==> inputs of v8 <==
==> flow/design.v <==
module alu #(
   parameter N_BITS = 32,
   parameter N_OPCODE = 6
)
(  input [N_BITS-1:0]   i_datoA,
   input [N_BITS-1:0]   i_datoB,
   input [N_OPCODE-1:0] i_opcode,
   output reg  [N_BITS-1:0] o_aluResult,
   output                   o_cero
);
   always @(*) begin
      case(i_opcode)
         6'b000000:  o_aluResult = i_datoA & i_datoB;
         6'b000001:   o_aluResult = i_datoA | i_datoB;
         6'b000010:  o_aluResult = i_datoA + i_datoB;
         6'b000011: o_aluResult = $unsigned(i_datoA) + $unsigned(i_datoB);
         6'b000100:  o_aluResult = ~(i_datoA | i_datoB);
         6'b000101:  begin
                o_aluResult = i_datoA ^ i_datoB; 
                end
         6'b000110:  o_aluResult = i_datoA << i_datoB;
         6'b000111:  o_aluResult = i_datoA >> i_datoB;
         6'b001000:  o_aluResult = i_datoA >>> i_datoB;
         6'b001001: o_aluResult = i_datoB << i_datoA;
         6'b001010: o_aluResult = i_datoB >> i_datoA;
         6'b001011: o_aluResult = i_datoB >>> i_datoA;
         6'b001100: o_aluResult = $unsigned(i_datoA) - $unsigned(i_datoB);
         6'b001101:  o_aluResult = i_datoA - i_datoB;
         6'b001110:  o_aluResult = i_datoA < i_datoB;
         6'b001111:  o_aluResult = i_datoB << 16;
         6'b010000:   o_aluResult = (i_datoA + i_datoB) & 32'h000000ff;
         6'b010001:   o_aluResult = (i_datoA + i_datoB) & 32'h0000ffff;
         6'b010010:  o_aluResult = ($unsigned(i_datoA) + $unsigned(i_datoB)) & 32'h000000ff;
         6'b010011:  o_aluResult = ($unsigned(i_datoA) + $unsigned(i_datoB)) & 32'h0000ffff;
         default: o_aluResult = {N_BITS{1'b0}}; 
      endcase
   end 
   assign o_cero = (o_aluResult == 0);
endmodule
`timescale 1ns / 1ps
module aluControl#(
      parameter N_OPCODE  = 6,
      parameter N_ALUOP = 2
)
(  input  [N_OPCODE-1:0]  i_funct,  
   input  [N_OPCODE-1:0]  i_op,     
   input  [N_ALUOP-1:0] i_aluOp,  
   output reg [N_OPCODE-1:0] o_opcodeAlu
);
   always@(*) begin
      case(i_aluOp)
      2'b00:  
      begin
         case(i_op)  
            6'b100000: o_opcodeAlu = 6'b010000;  
            6'b100001: o_opcodeAlu = 6'b010001;  
            6'b100011: o_opcodeAlu = 6'b010001;  
            6'b100100: o_opcodeAlu = 6'b010010;  
            6'b100101: o_opcodeAlu = 6'b010011;  
            6'b100111: o_opcodeAlu = 6'b000011;  
            6'b101000: o_opcodeAlu = 6'b0;  
            6'b101001: o_opcodeAlu = 6'b0;  
            6'b101011: o_opcodeAlu = 6'b0;  
            default: o_opcodeAlu = {N_OPCODE{1'b1}};   
         endcase
      end
      2'b01:  
      begin
         case(i_op)
            6'b000100,
            6'b000101: o_opcodeAlu = {N_OPCODE{1'b1}};  
            default: o_opcodeAlu = {N_OPCODE{1'b1}};
         endcase
      end
      2'b10:  
      begin
         case(i_funct)  
            6'b100100: o_opcodeAlu = 6'b000000;  
            6'b100101: o_opcodeAlu = 6'b000001;  
            6'b100001: o_opcodeAlu = 6'b000011;  
            6'b100111: o_opcodeAlu = 6'b000100;  
            6'b100110: o_opcodeAlu = 6'b000101;  
            6'b000000: o_opcodeAlu = 6'b000010;  
            6'b000011: o_opcodeAlu = 6'b001000;  
            6'b000100: o_opcodeAlu = 6'b001001;  
            6'b000110: o_opcodeAlu = 6'b001010;  
            6'b000111: o_opcodeAlu = 6'b001010;  
            6'b100011: o_opcodeAlu = 6'b001100;  
            6'b100010: o_opcodeAlu = 6'b001101;  
            6'b101010: o_opcodeAlu = 6'b001110;  
            6'b001000: o_opcodeAlu = {N_OPCODE{1'b1}};  
            6'b001001: o_opcodeAlu = {N_OPCODE{1'b1}};  
            default: o_opcodeAlu = {N_OPCODE{1'b1}};  
         endcase
      end
      2'b11:  
      begin
         case(i_op)  
            6'b001111: o_opcodeAlu = 6'b001111;  
            6'b001000: o_opcodeAlu = 6'b000010;  
            6'b001100: o_opcodeAlu = 6'b000000;  
            6'b001101: o_opcodeAlu = 6'b000001;  
            6'b001110: o_opcodeAlu = 6'b000101;  
            6'b001010: o_opcodeAlu = 6'b001110;  
            default: o_opcodeAlu = {N_OPCODE{1'b1}};  
         endcase
      end
      default: o_opcodeAlu = {N_OPCODE{1'b1}};  
      endcase
   end  
endmodule
`timescale 1ns / 1ps
module fowarding_unit #(
   parameter N_BITS_REG = 6
)
(   
   input  [N_BITS_REG-1:0] i_rt_id,
   input  [N_BITS_REG-1:0] i_rs_id,
   input  [N_BITS_REG-1:0] i_rd_EX_MEM,
   input  i_regWrite_EX_MEM,
   input  [N_BITS_REG-1:0] i_rd_MEM_WB, 
   input  i_regWrite_MEM_WB,
   output reg [1:0] o_forwardA,
   output reg [1:0] o_forwardB
);
   reg [2:0] temp1_EX;   
   reg [2:0] temp2_EX;   
   reg [3:0] temp1_MEM;  
   reg [3:0] temp2_MEM;  
   always @(*) begin 
      o_forwardA = 2'b00;
      o_forwardB = 2'b00;
      temp1_EX = {i_regWrite_EX_MEM, 
                     (i_rd_EX_MEM != 0), 
                     (i_rd_EX_MEM == i_rs_id)};
      temp2_EX = {i_regWrite_EX_MEM, 
                     (i_rd_EX_MEM != 0), 
                     (i_rd_EX_MEM == i_rt_id)};
      if(temp1_EX == 3'b111)
         o_forwardA = 2'b10;  
      if(temp2_EX == 3'b111)
         o_forwardB = 2'b10;  
      temp1_MEM = {i_regWrite_MEM_WB, 
                     (i_rd_MEM_WB != 0),
                  ~(i_regWrite_EX_MEM && (i_rd_EX_MEM != 0) && (i_rd_EX_MEM == i_rs_id)), 
                     (i_rd_MEM_WB == i_rs_id)};
      temp2_MEM = {i_regWrite_MEM_WB, 
                     (i_rd_MEM_WB != 0),
                  ~(i_regWrite_EX_MEM && (i_rd_EX_MEM != 0) && (i_rd_EX_MEM == i_rt_id)), 
                     (i_rd_MEM_WB == i_rt_id)};
      if(temp1_MEM == 4'b1111)
         o_forwardA = 2'b01;  
      if(temp2_MEM == 4'b1111)
         o_forwardB = 2'b01;  
   end 
endmodule
`timescale 1ns / 1ps
module IExecute #(
   parameter N_BITS = 32,
   parameter N_BITS_REG = 5,
   parameter N_OPCODE = 6
)
(  input i_clk, i_reset,
   input  i_exec_mode,
   input  i_step,
   input [1:0] i_aluOP,  
   input i_aluSrc,
   input [N_BITS-1:0] i_datoLeido1,  
   input [N_BITS-1:0] i_datoLeido2,
   input [N_BITS-1:0] i_datoExtSigno,
   input [N_BITS-1:0] i_instruccion,  
   input [N_BITS_REG-1:0] i_rt_id,  
   input [N_BITS_REG-1:0] i_rd_id,  
   input [N_BITS_REG-1:0] i_rt_OR_rd,  
   input [N_BITS_REG-1:0] i_rd_EX_MEM,  
   input [N_BITS_REG-1:0] i_rd_MEM_WB,  
   input [N_BITS_REG-1:0] i_rs_id,      
   input [N_BITS-1:0] i_wbData,
   input [N_BITS-1:0] i_memData,
   input i_memToReg,
   input i_regWrite_EX_MEM,
   input i_regWrite_MEM_WB,
   input [1:0] i_branch,
   input i_memWrite,
   input [1:0]i_memRead,
   input i_regWrite,
   input i_halt,
   output reg [N_BITS-1:0] o_instruccion,
   output reg  o_ceroSignal,
   output reg  [N_BITS-1:0] o_aluResult,
   output reg [N_BITS-1:0] o_datoLeido2,
   output reg [N_BITS_REG-1:0] o_rd_data,  
   output reg [N_BITS_REG-1:0] o_rt_OR_rd,
   output reg o_memToReg,
   output reg [1:0] o_branch,
   output reg o_memWrite,
   output reg o_memRead,
   output reg o_regWrite,
   output reg o_halt
);
   wire  [N_BITS-1:0] w_aluResult;
   wire  w_ceroSignal;
   wire [1:0] w_forwardA;
   wire [1:0] w_forwardB;
   reg [N_BITS-1:0] dato1ALU;  
   reg [N_BITS-1:0] dato2ALU;  
   reg [N_BITS-1:0] dato2_preALU;  
   wire [N_OPCODE-1:0] aluOpcode;  
   reg memToReg;
   reg regWrite_EX_MEM;
   reg regWrite_MEM_WB;
   reg branch;
   reg memWrite;
   reg memRead;
   always @(*)begin  
      case(w_forwardA)
         2'b00: dato1ALU = i_datoLeido1; 
         2'b01: dato1ALU = i_wbData;
         2'b10: dato1ALU = i_memData;
         default: dato1ALU = 32'h00000000;
      endcase
   end 
   always @(*)begin  
      case(w_forwardB)
         2'b00: dato2_preALU = i_datoLeido2; 
         2'b01: dato2_preALU = i_wbData;
         2'b10: dato2_preALU = i_memData;
         default: dato2_preALU = 32'h00000000;
      endcase
   end 
   always @(*)begin  
      case(i_aluSrc)
         1'b0: dato2ALU = dato2_preALU;
         1'b1: dato2ALU = i_datoExtSigno;
         default: dato2ALU = 32'h00000000;
      endcase
   end 
   always@(posedge i_clk) begin: EX_MEM
      if(i_reset) begin
         o_memToReg <= 1'b0;
         o_branch   <= 1'b0;
         o_memWrite <= 1'b0;
         o_memRead  <= 1'b0;
         o_aluResult <= 32'h00000000;
         o_ceroSignal <= 1'b0;
         o_datoLeido2 <= 32'h00000000;
         o_rd_data <= 6'b000000;
         o_rt_OR_rd <= 6'b000000;
         o_regWrite  <= 1'b0;
      end 
      else begin
         if((i_exec_mode == 1'b0 || (i_exec_mode && i_step)))
         begin
            o_instruccion <= i_instruccion;
            o_memToReg <= i_memToReg;
            o_branch   <= i_branch;
            o_memWrite <= i_memWrite;
            o_memRead  <= i_memRead;
            o_aluResult <= w_aluResult;
            o_ceroSignal <= w_ceroSignal;
            o_datoLeido2 <= dato2_preALU; 
            o_rd_data <= i_rd_id; 
            o_rt_OR_rd <= i_rt_OR_rd; 
            o_regWrite  <= i_regWrite;
            o_halt      <= i_halt;
         end
      end 
   end 
   aluControl
   u_aluBlock (
      .i_aluOp(i_aluOP),   
      .i_funct(i_instruccion[5:0]),  
      .i_op(i_instruccion[31:26]),  
      .o_opcodeAlu(aluOpcode)  
   );
   alu
   u_alu_1(
      .i_datoA(dato1ALU),
      .i_datoB(dato2ALU),
      .i_opcode(aluOpcode),
      .o_aluResult(w_aluResult),
      .o_cero(w_ceroSignal)
   );
   fowarding_unit
   u_corto (
      .i_rt_id(i_rt_id),
      .i_rs_id(i_rs_id),
      .i_rd_EX_MEM(i_rd_EX_MEM),
      .i_regWrite_EX_MEM(i_regWrite_EX_MEM),
      .i_rd_MEM_WB(i_rd_MEM_WB),
      .i_regWrite_MEM_WB(i_regWrite_MEM_WB),
      .o_forwardA(w_forwardA),
      .o_forwardB(w_forwardB)
   );
endmodule
==> flow/run.sh <==
#!/bin/bash
# the make line also repeats each setting of config.mk as NAME=value (left out here)
make -C /OpenROAD-flow-scripts/flow DESIGN_CONFIG=/design/flow/config.mk WORK_HOME=/design/flow/orfs CLKGATE_MAP_FILE= finish
==> flow/config.mk <==
export PLATFORM = sky130hd
export DESIGN_NAME = IExecute
export DESIGN_NICKNAME = IExecute
export VERILOG_FILES = /design/flow/design.v
export SDC_FILE = /design/flow/constraint.sdc
export NUM_CORES = 4
export LEC_CHECK = 0
export ABC_AREA = 0
export CAP_MARGIN = 15
export CELL_PAD_IN_SITES_DETAIL_PLACEMENT = 0
export CELL_PAD_IN_SITES_GLOBAL_PLACEMENT = 3
export CORE_ASPECT_RATIO = 0.93
export CORE_MARGIN = 2
export CORE_UTILIZATION = 26
export CTS_CLUSTER_SIZE = 62
export GPL_ROUTABILITY_DRIVEN = 0
export GPL_TIMING_DRIVEN = 0
export MIN_ROUTING_LAYER = met2
export SLEW_MARGIN = 20
==> flow/constraint.sdc <==
create_clock -name core_clock -period 6.38 [get_ports {i_clk}]
set_input_delay 1.2760 -clock core_clock [delete_from_list [all_inputs] [get_ports {i_clk}]]
set_output_delay 1.2760 -clock core_clock [all_outputs]
set_load 0.01 [all_outputs]
==> inputs of v22, as changes to v8 <==
- ABC_AREA: 0 -> unset
- CAP_MARGIN: 15 -> 20
- CELL_PAD_IN_SITES_DETAIL_PLACEMENT: 0 -> unset
- CORE_ASPECT_RATIO: 0.93 -> 0.78
- CORE_MARGIN: 2 -> 6
- CORE_UTILIZATION: 26 -> 40
- CTS_CLUSTER_DIAMETER: unset -> 353
- CTS_CLUSTER_SIZE: 62 -> 56
- GPL_ROUTABILITY_DRIVEN: 0 -> unset
- HOLD_SLACK_MARGIN: unset -> -0.09
- MAX_ROUTING_LAYER: unset -> met4
- MIN_ROUTING_LAYER: met2 -> unset
- SLEW_MARGIN: 20 -> 30
- TNS_END_PERCENT: unset -> 30
==> flow/constraint.sdc (replaced) <==
create_clock -name core_clock -period 19.1 [get_ports {i_clk}]
set_input_delay 3.8200 -clock core_clock [delete_from_list [all_inputs] [get_ports {i_clk}]]
set_output_delay 3.8200 -clock core_clock [all_outputs]
set_load 0.01 [all_outputs]
==> inputs of v23, as changes to v8 <==
- ABC_AREA: 0 -> unset
- CAP_MARGIN: 15 -> 20
- CELL_PAD_IN_SITES_DETAIL_PLACEMENT: 0 -> unset
- CELL_PAD_IN_SITES_GLOBAL_PLACEMENT: 3 -> unset
- CORE_ASPECT_RATIO: 0.93 -> unset
- CORE_UTILIZATION: 26 -> 40
- CTS_CLUSTER_DIAMETER: unset -> 226
- CTS_CLUSTER_SIZE: 62 -> 100
- GPL_ROUTABILITY_DRIVEN: 0 -> unset
- GPL_TIMING_DRIVEN: 0 -> unset
- MIN_ROUTING_LAYER: met2 -> unset
- TNS_END_PERCENT: unset -> 15
==> flow/constraint.sdc (replaced) <==
create_clock -name core_clock -period 12.0 [get_ports {i_clk}]
set_input_delay 2.4000 -clock core_clock [delete_from_list [all_inputs] [get_ports {i_clk}]]
set_output_delay 2.4000 -clock core_clock [all_outputs]
set_load 0.01 [all_outputs]
==> inputs of v16, as changes to v8 <==
- ABC_AREA: 0 -> unset
- CAP_MARGIN: 15 -> 20
- CELL_PAD_IN_SITES_DETAIL_PLACEMENT: 0 -> unset
- CELL_PAD_IN_SITES_GLOBAL_PLACEMENT: 3 -> unset
- CORE_ASPECT_RATIO: 0.93 -> unset
- CORE_UTILIZATION: 26 -> 64
- CTS_CLUSTER_SIZE: 62 -> 31
- GPL_ROUTABILITY_DRIVEN: 0 -> unset
- GPL_TIMING_DRIVEN: 0 -> unset
- MIN_ROUTING_LAYER: met2 -> unset
==> flow/constraint.sdc (replaced) <==
create_clock -name core_clock -period 9.3 [get_ports {i_clk}]
set_input_delay 1.8600 -clock core_clock [delete_from_list [all_inputs] [get_ports {i_clk}]]
set_output_delay 1.8600 -clock core_clock [all_outputs]
set_load 0.01 [all_outputs]
==> results.sh <==
# implementation run metrics
export IMPL_status="stopped before the end"
export IMPL_failing_step="global placement (3_3_place_gp)"
export IMPL_firstError="[ERROR GPL-0301] Utilization 114.384 % exceeds 100%."
export IMPL_coreArea_mm2=0.0486
export IMPL_rows=71
export IMPL_die_x_um=264
export IMPL_die_area_mm2=0.0551
export IMPL_die_h_um=209
[end of results for v22]
==> results.sh <==
# physical design summary
export IMPL_coreArea_mm2=0.0490
export IMPL_status="finished clean"
export IMPL_die_h_um=227
export IMPL_rows=81
export IMPL_die_x_um=227
export IMPL_die_area_mm2=0.0514
[end of results for v23]
==> results.sh <==
# implementation run metrics
export IMPL_die_area_mm2=0.0786
export IMPL_rows=97
export IMPL_status="stopped before the end"
export IMPL_firstError="[ERROR GRT-0116] Global routing finished with congestion. Check the congestion regions in the DRC Viewer."
export IMPL_die_h_um=270
export IMPL_failing_step="global routing (5_1_grt)"
[end of results for v8]
==> results.sh <==
# implementation run metrics
export IMPL_status="stopped before the end"
export IMPL_failing_step="global routing (5_1_grt)"
export IMPL_die_area_mm2=0.0324
export IMPL_die_h_um=180
export IMPL_rows=64
export IMPL_die_x_um=180
export IMPL_coreArea_mm2=0.0306
export IMPL_ys_sh_simple=0.265
[end of results for v16]
